Design axilite, start of the top module:
module axilite(
    input clk, reset, trigger, ARREADY, RVALID, AWREADY, WREADY, BVALID,
    input[4:0] length,
    input[31:0] source_address, destination_address, RDATA,
    output reg done, ARVALID, RREADY, AWVALID, WVALID, BREADY,
    output reg[31:0] ARADDR, AWADDR, WDATA,
    output reg[4:0] r_count, w_count);
    parameter READ_NONE=3'b000,
              READ_ADDR=3'b001,
              READ_DATA=3'b010,
              READ_STORE=3'b011,
              READ_DONE=3'b100;
    parameter WRITE_NONE=3'b000,          
              WRITE_ADDR=3'b001,
              WRITE_DATA=3'b010,
              WRITE_VALID=3'b011,
              WRITE_DONE=3'b100;
    reg [2:0] r_state, w_state;
    reg fifo_rd;
    reg aw_sent, w_sent;
    wire fifo_wr;
    wire fifo_full, fifo_empty;
    wire [31:0] fifo_data;
    wire start;
    wire [4:0] words;
    assign start = trigger && (w_state==WRITE_NONE);
    assign words = {2'b00, length[4:2]};
    assign fifo_wr = (r_state==READ_DATA) && RREADY && RVALID;
    FIFO fifom(.clk(clk), .reset(reset), .FIFO_RD(fifo_rd), .FIFO_WR(fifo_wr), .RDATA(RDATA), .FIFO_EMPTY(fifo_empty), .FIFO_FULL(fifo_full),
                .DATA_OUT(fifo_data));
  ...
export LEC_CHECK = 0
export CAP_MARGIN = 20
export CORE_MARGIN = 2
export CORE_UTILIZATION = 40
export SLEW_MARGIN = 20
create_clock -name core_clock -period 4.0 [get_ports {clk}]
run.sh (not shown) runs the stock make flow with config.mk's settings and CLKGATE_MAP_FILE=.
The starting point finished clean.
Then changed:
--- a/flow/config.mk
+++ b/flow/config.mk
@@ -10 +10,3 @@
-export CORE_UTILIZATION = 40
+export CORE_UTILIZATION = 72
+export PLACE_DENSITY_LB_ADDON = 0.19
+export SETUP_SLACK_MARGIN = 0.63
==> flow/constraint.sdc (replaced) <==
create_clock -name core_clock -period 4.08 [get_ports {clk}]
set_input_delay 0.8160 -clock core_clock [delete_from_list [all_inputs] [get_ports {clk}]]
set_output_delay 0.8160 -clock core_clock [all_outputs]
set_load 0.01 [all_outputs]
What happened: Sequential cell count is unchanged. Sequential share of layout area increases by 1.3 points. Critical path depth does not change.
Then changed:
--- a/flow/config.mk
+++ b/flow/config.mk
@@ -10,3 +10,3 @@
-export CORE_UTILIZATION = 72
-export PLACE_DENSITY_LB_ADDON = 0.19
-export SETUP_SLACK_MARGIN = 0.63
+export CORE_UTILIZATION = 70
+export CTS_CLUSTER_SIZE = 47
+export SETUP_SLACK_MARGIN = 0.26
==> flow/constraint.sdc (replaced) <==
create_clock -name core_clock -period 1.78 [get_ports {clk}]
set_input_delay 0.3560 -clock core_clock [delete_from_list [all_inputs] [get_ports {clk}]]
set_output_delay 0.3560 -clock core_clock [all_outputs]
set_load 0.01 [all_outputs]
Result: The changed run failed in global routing (ODB-0269). Area after synthesis is unchanged. Synthesized cell count does not change. Die size rose by 2.8%.

* * *

Setup of run 1:
The RTL this note starts from:
==> flow/design.v <==
`timescale 1ns / 1ps
module axilite(
    input clk, reset, trigger, ARREADY, RVALID, AWREADY, WREADY, BVALID,
    input[4:0] length,
    input[31:0] source_address, destination_address, RDATA,
    output reg done, ARVALID, RREADY, AWVALID, WVALID, BREADY,
    output reg[31:0] ARADDR, AWADDR, WDATA,
    output reg[4:0] r_count, w_count);
    parameter READ_NONE=3'b000,
              READ_ADDR=3'b001,
              READ_DATA=3'b010,
              READ_STORE=3'b011,
              READ_DONE=3'b100;
    parameter WRITE_NONE=3'b000,          
              WRITE_ADDR=3'b001,
              WRITE_DATA=3'b010,
              WRITE_VALID=3'b011,
              WRITE_DONE=3'b100;
    reg [2:0] r_state, w_state;
    reg fifo_rd;
    reg aw_sent, w_sent;
    wire fifo_wr;
    wire fifo_full, fifo_empty;
    wire [31:0] fifo_data;
    wire start;
    wire [4:0] words;
    assign start = trigger && (w_state==WRITE_NONE);
    assign words = {2'b00, length[4:2]};
    assign fifo_wr = (r_state==READ_DATA) && RREADY && RVALID;
    FIFO fifom(.clk(clk), .reset(reset), .FIFO_RD(fifo_rd), .FIFO_WR(fifo_wr), .RDATA(RDATA), .FIFO_EMPTY(fifo_empty), .FIFO_FULL(fifo_full),
                .DATA_OUT(fifo_data));
    always @(posedge clk) begin
        if(reset) begin
            r_state<= READ_NONE;
            ARVALID<=0;
            RREADY<=0;
            r_count<= 0;
         end
         else begin
            case(r_state)
            READ_NONE: begin
                       if(start) begin
                        ARADDR<= source_address;
                        r_count<= words;
                        if(words!=0) begin
                         ARVALID<=1;
                         r_state<= READ_ADDR; end
                        end
                       end
            READ_ADDR: begin
                       if(ARREADY) begin
                       ARVALID<=0;
                       RREADY<=!fifo_full;
                       r_state<= READ_DATA; end
                       end 
            READ_DATA: begin
                       if(!RREADY)
                        RREADY<=!fifo_full;
                       else if(RVALID) begin
                        RREADY<=0;
                        r_count<=r_count-1;
                        r_state<= READ_STORE; end
                       end 
            READ_STORE: begin
                         r_state<=READ_DONE;
                        end
            READ_DONE: begin
                       if(r_count==0)
                        r_state<=READ_NONE;
                       else begin
                        ARADDR<=ARADDR+4; 
                        ARVALID<=1;
                        r_state<=READ_ADDR; end
                       end
            default:   r_state<=READ_NONE;
            endcase
        end
   end 
   always @(posedge clk) begin
           if(reset) begin
            w_state<= WRITE_NONE;
            AWVALID<=0;
            WVALID<=0;
            BREADY<=0;
            fifo_rd<=0;
            aw_sent<=0;
            w_sent<=0;
            done<=0;
            w_count<= 0;
           end
           else begin 
            fifo_rd<=0;
            case(w_state)
            WRITE_NONE: begin
                         if(start) begin
                          AWADDR<=destination_address;
                          w_count<=words;
                          done<=(words==0);
                          if(words!=0)
                           w_state<=WRITE_ADDR;
                          end
                         end
            WRITE_ADDR: begin
                         if(!fifo_empty) begin 
                          fifo_rd<=1; 
                          w_state<=WRITE_VALID; end
                         end
            WRITE_VALID: begin
                         if(!fifo_rd) begin
                          WDATA<=fifo_data;
                          AWVALID<=1;
                          WVALID<=1;
                          aw_sent<=0;
                          w_sent<=0;
                          w_state<=WRITE_DATA; end
                         end
            WRITE_DATA: begin
                         if(AWREADY && AWVALID) begin
                          AWVALID<=0;
                          aw_sent<=1;
                         end
                         if(WREADY && WVALID) begin
                          WVALID<=0;
                          w_sent<=1;
                         end
                         if((aw_sent || (AWREADY && AWVALID)) && (w_sent || (WREADY && WVALID))) begin
                          BREADY<=1;
                          w_state<=WRITE_DONE; end
                        end
            WRITE_DONE: begin
                         if(BVALID) begin
                          BREADY<=0;
                          w_count<=w_count-1;
                          if(w_count==1) begin
                           done<=1;
                           w_state<=WRITE_NONE; end
                          else begin
                           AWADDR<=AWADDR+4;
                           w_state<=WRITE_ADDR; end
                          end
                        end
            default:    w_state<=WRITE_NONE;
            endcase
      end
     end
endmodule
module FIFO(
    input clk, reset, FIFO_RD, FIFO_WR,
    input [31:0] RDATA,
    output FIFO_EMPTY, FIFO_FULL,
    output reg[31:0] DATA_OUT);
    reg[4:0] fifo_depth;
    reg[31:0] fifo_mem[0:15];
    reg[3:0] n,m;
    integer i;
    assign FIFO_EMPTY = (fifo_depth==0);
    assign FIFO_FULL = (fifo_depth==16);
    always @(posedge clk) begin
    if(reset) begin
                n<=0;
                m<=0;
                fifo_depth<=0;
                DATA_OUT<=0;
                for (i=0; i<16; i=i+1) begin
                fifo_mem[i]<=0; 
                end
               end
    else begin
            if(!FIFO_FULL && FIFO_WR)
                begin
                    fifo_mem[n]<=RDATA;
                    n<=(n==15)? 0:n+1;
                end
            if( !FIFO_EMPTY && FIFO_RD )
                begin
                    DATA_OUT<=fifo_mem[m];
                    m<=(m==15)? 0:m+1;
                end
            fifo_depth<=fifo_depth+(!FIFO_FULL && FIFO_WR)-(!FIFO_EMPTY && FIFO_RD);
          end
     end 
endmodule
make LEC_CHECK=0 CAP_MARGIN=0 CELL_PAD_IN_SITES_DETAIL_PLACEMENT=1 CELL_PAD_IN_SITES_GLOBAL_PLACEMENT=2 CORE_MARGIN=2 CORE_UTILIZATION=21 GPL_ROUTABILITY_DRIVEN=0 MIN_ROUTING_LAYER=met2 SLEW_MARGIN=40 finish   # period 2.05 ns
The flow for run 1 finished, though final verification flagged setup timing.
diff inputs: run 1 => run 2
Settings: changing CAP_MARGIN from 0 to 20; removing CELL_PAD_IN_SITES_DETAIL_PLACEMENT (formerly 1); changing CORE_UTILIZATION from 21 to 64; changing SLEW_MARGIN from 40 to 20; removing GPL_ROUTABILITY_DRIVEN (formerly 0); removing MIN_ROUTING_LAYER (formerly met2); removing CELL_PAD_IN_SITES_GLOBAL_PLACEMENT (formerly 2); changing the clock period (ns, I/O delays scaled along) from 2.05 to 2.16.
[summary]
Run 2: flow complete, layout not clean; failing: setup timing. Run 2 vs run 1, first-iteration DRC count went down by 28%. Looking at setup violation total in the final timing report, run 2 sits 237 below run 1. Looking at wire length on met2, run 2 sits about 30% lower than run 1 does. Against run 1, run 2 reports a clock buffer count in the final layout that is lower. Synthesized cell count: run 1 vs run 2 identical.
Modified inputs, run 3 compared to run 2
Settings: CORE_UTILIZATION: 64 -> 67; CTS_CLUSTER_SIZE: unset -> 27; the clock period (ns, I/O delays scaled along): 2.16 -> 2.07.
Results
- Run 3: complete, dirty (setup timing)
- When the final numbers for run 3 and run 2 were put side by side, the clock power share turned out to be greater in run 2.
- Run 2 -> run 3: highest ir drop seen on vdd increased by a little under 10%
- Number of DRC violations after detailed routing: run 3 vs run 2 identical
- Going from run 2 to run 3, wire length on met2 saw an increase; flop share of the area moved down; power consumption saw an increase.
> inputs changed (run 3 -> run 4)
Settings: CTS_CLUSTER_DIAMETER now 27, previously not set; ABC_AREA now 1, previously not set; CORE_ASPECT_RATIO now 1.13, previously not set; PLACE_DENSITY now 0.82, previously not set; SETUP_SLACK_MARGIN now 0.47, previously not set; CELL_PAD_IN_SITES_DETAIL_PLACEMENT now 0, previously not set; CORE_UTILIZATION now 70, was 67; CTS_CLUSTER_SIZE now 49, was 27; the clock period (ns, I/O delays scaled along) now 1.78, was 2.07.
Results
- Run 4 and run 3: no clean run
- As the logs show, run 4 stopped at global routing (5_1_grt) after a tool error, so it never reached the end of the flow.
- Nothing crashed in run 3 and all stages finished; the problem is that the final layout failed, the offending checks being setup timing.
- Run 4 vs. run 3: core footprint level; half-perimeter wire length after detailed placement now sits higher; post-synthesis sequential area ratio dropped 2.4 points; starting density of the core rose 2.8 points.

* * *

RTL: the design.v shown in full above, as it stands there.
clock: 1.86 ns
lec_check: 0
cap_margin: 20
core_margin: 2
core_utilization: 68
cts_cluster_size: 47
setup_slack_margin: -0.19
slew_margin: 20
The starting point ran to the end with violations: negative setup slack.
Then changed:
- ABC_AREA: default -> 1
- CORE_UTILIZATION: 68 -> 72
- CTS_CLUSTER_DIAMETER: default -> 210
- CTS_CLUSTER_SIZE: 47 -> 15
- PLACE_DENSITY_LB_ADDON: default -> 0.19
- SETUP_SLACK_MARGIN: -0.19 -> 0.63
- clock period: 1.86 -> 4.08 ns (I/O delays scaled with it)
The new run finished with timing, DRC and antenna clean.
Cell area fell by a few percent.
Area after synthesis went up by a few percent.
Utilization drops by 4.1 points.
Then changed:
- ABC_AREA: 1 -> default
- CTS_CLUSTER_DIAMETER: 210 -> 25
- HOLD_SLACK_MARGIN: default -> -0.1
- PLACE_DENSITY_LB_ADDON: 0.19 -> default
- SETUP_SLACK_MARGIN: 0.63 -> 0.12
- clock period: 4.08 -> 2.47 ns (I/O delays scaled with it)
After rerunning:
- The changed run did not get past global routing (ODB-0269)
- synthesized cell count went down by 35%
- die area went down by 3.7%
- synthesized area went down by 3.8%

* * *

RTL: the design.v shown in full above, as it stands there.
Settings: LEC_CHECK=0, CAP_MARGIN=0, CELL_PAD_IN_SITES_DETAIL_PLACEMENT=1, CELL_PAD_IN_SITES_GLOBAL_PLACEMENT=2, CORE_MARGIN=2, CORE_UTILIZATION=21, GPL_ROUTABILITY_DRIVEN=0, GPL_TIMING_DRIVEN=0, HOLD_SLACK_MARGIN=0.11, MIN_ROUTING_LAYER=met1, SLEW_MARGIN=40; clock period 2.05 ns.
The baseline reached the layout checks and failed them: setup timing.
Then changed:
- CAP_MARGIN: 0 -> 20
- CELL_PAD_IN_SITES_DETAIL_PLACEMENT: 1 -> not set
- CELL_PAD_IN_SITES_GLOBAL_PLACEMENT: 2 -> not set
- CORE_UTILIZATION: 21 -> 72
- CTS_CLUSTER_DIAMETER: not set -> 389
- CTS_CLUSTER_SIZE: not set -> 27
- GPL_ROUTABILITY_DRIVEN: 0 -> not set
- GPL_TIMING_DRIVEN: 0 -> not set
- HOLD_SLACK_MARGIN: 0.11 -> -0.1
- MIN_ROUTING_LAYER: met1 -> not set
- SLEW_MARGIN: 40 -> 20
- TNS_END_PERCENT: not set -> 5
- clock period: 2.05 -> 2.09 ns (I/O delays scaled with it)
Result: The changed run finished with setup timing left. Worst hold slack is better by 0.038 ns. Worst setup slack gains 0.13 ns. Clock-buffer cell count is lower by 82. Final cell count decreases by a quarter to a third. First-iteration DRC count rose by well over a third.
Then changed:
- CORE_UTILIZATION: 72 -> 40
- CTS_CLUSTER_DIAMETER: 389 -> not set
- CTS_CLUSTER_SIZE: 27 -> not set
- HOLD_SLACK_MARGIN: -0.1 -> not set
- TNS_END_PERCENT: 5 -> not set
- clock period: 2.09 -> 3.12 ns (I/O delays scaled with it)
Now the flow completed without violations.
Power shrinks by 13%.
Via count goes down by about 6%.
Worst setup slack improved by 0.87 ns.
Then changed:
- CORE_UTILIZATION: 40 -> 72
- CTS_CLUSTER_SIZE: not set -> 47
- HOLD_SLACK_MARGIN: not set -> -0.04
- SETUP_SLACK_MARGIN: not set -> -0.19
- clock period: 3.12 -> 2.59 ns (I/O delays scaled with it)
Result: Now the flow completed, yet does not pass: setup timing. Clock skew stays flat. Wire length is lower slightly. Worst setup slack gets worse by 0.37 ns. Count of clock-buffer cells in the layout decreases by 6. Design area fell slightly. Register-to-register slack is worse by 0.37 ns. First-iteration DRC count grows by well over a third. Via count increases by a few percent.

* * *

// axilite: RTL as listed in full above, without the edits since
clock: 5.2 ns
lec_check: 0
abc_area: 1
cap_margin: 20
core_margin: 6
core_utilization: 40
cts_cluster_diameter: 119
gpl_timing_driven: 1
min_routing_layer: met2
place_density_lb_addon: 0.05
slew_margin: 20
tns_end_percent: 60
Next try:
ABC_AREA = not set   (was 1)
CORE_MARGIN = 2   (was 6)
CORE_UTILIZATION = 31   (was 40)
CTS_CLUSTER_DIAMETER = not set   (was 119)
GPL_TIMING_DRIVEN = not set   (was 1)
MIN_ROUTING_LAYER = not set   (was met2)
PLACE_DENSITY_LB_ADDON = not set   (was 0.05)
TNS_END_PERCENT = not set   (was 60)
clock period = 4.12 ns   (was 5.2 ns; I/O delays follow)
Hold slack improved by 10 ps.
Power is higher by 25%.
Wire length falls by 18%.
Combinational power shrinks by 4.7%.
Maximum frequency went up by 4.5%.
Design area falls by 0.52%.
Count of clock-buffer cells in the layout is unchanged.
Synthesized area decreases by 3.8%.
Global-route usage is lower by 17 points.
Core utilization fell by 9.5 points.
Sequential share of layout area goes up by 0.28 points.
Next try:
CORE_UTILIZATION = 72   (was 31)
CTS_CLUSTER_DIAMETER = 362   (was not set)
CTS_CLUSTER_SIZE = 15   (was not set)
SETUP_SLACK_MARGIN = -0.18   (was not set)
clock period = 1.77 ns   (was 4.12 ns; I/O delays follow)
What happened:
- The new run completed and failed the layout checks on negative setup slack
- sequential power came out higher by 130%
- setup slack degrades by 2100 ps
- area after synthesis is unchanged
- sequential cell count is unchanged
Next try:
CORE_UTILIZATION = 67   (was 72)
CTS_CLUSTER_DIAMETER = not set   (was 362)
CTS_CLUSTER_SIZE = not set   (was 15)
SETUP_SLACK_MARGIN = not set   (was -0.18)
clock period = 3.12 ns   (was 1.77 ns; I/O delays follow)
What happened:
- Now the flow completed with no timing, DRC or antenna violations
- final cell count decreases by 5.2%
- clock-buffer cell count went down by 5
- setup slack improved by 1200 ps
- die area rises by 7.3%
- cell area is lower by 5.6%
- critical path depth does not change
- sequential power shrinks by 43%
- routed wire length went down by 25%
- total power shrinks by 36%
Power and IR drop assume default switching activity.
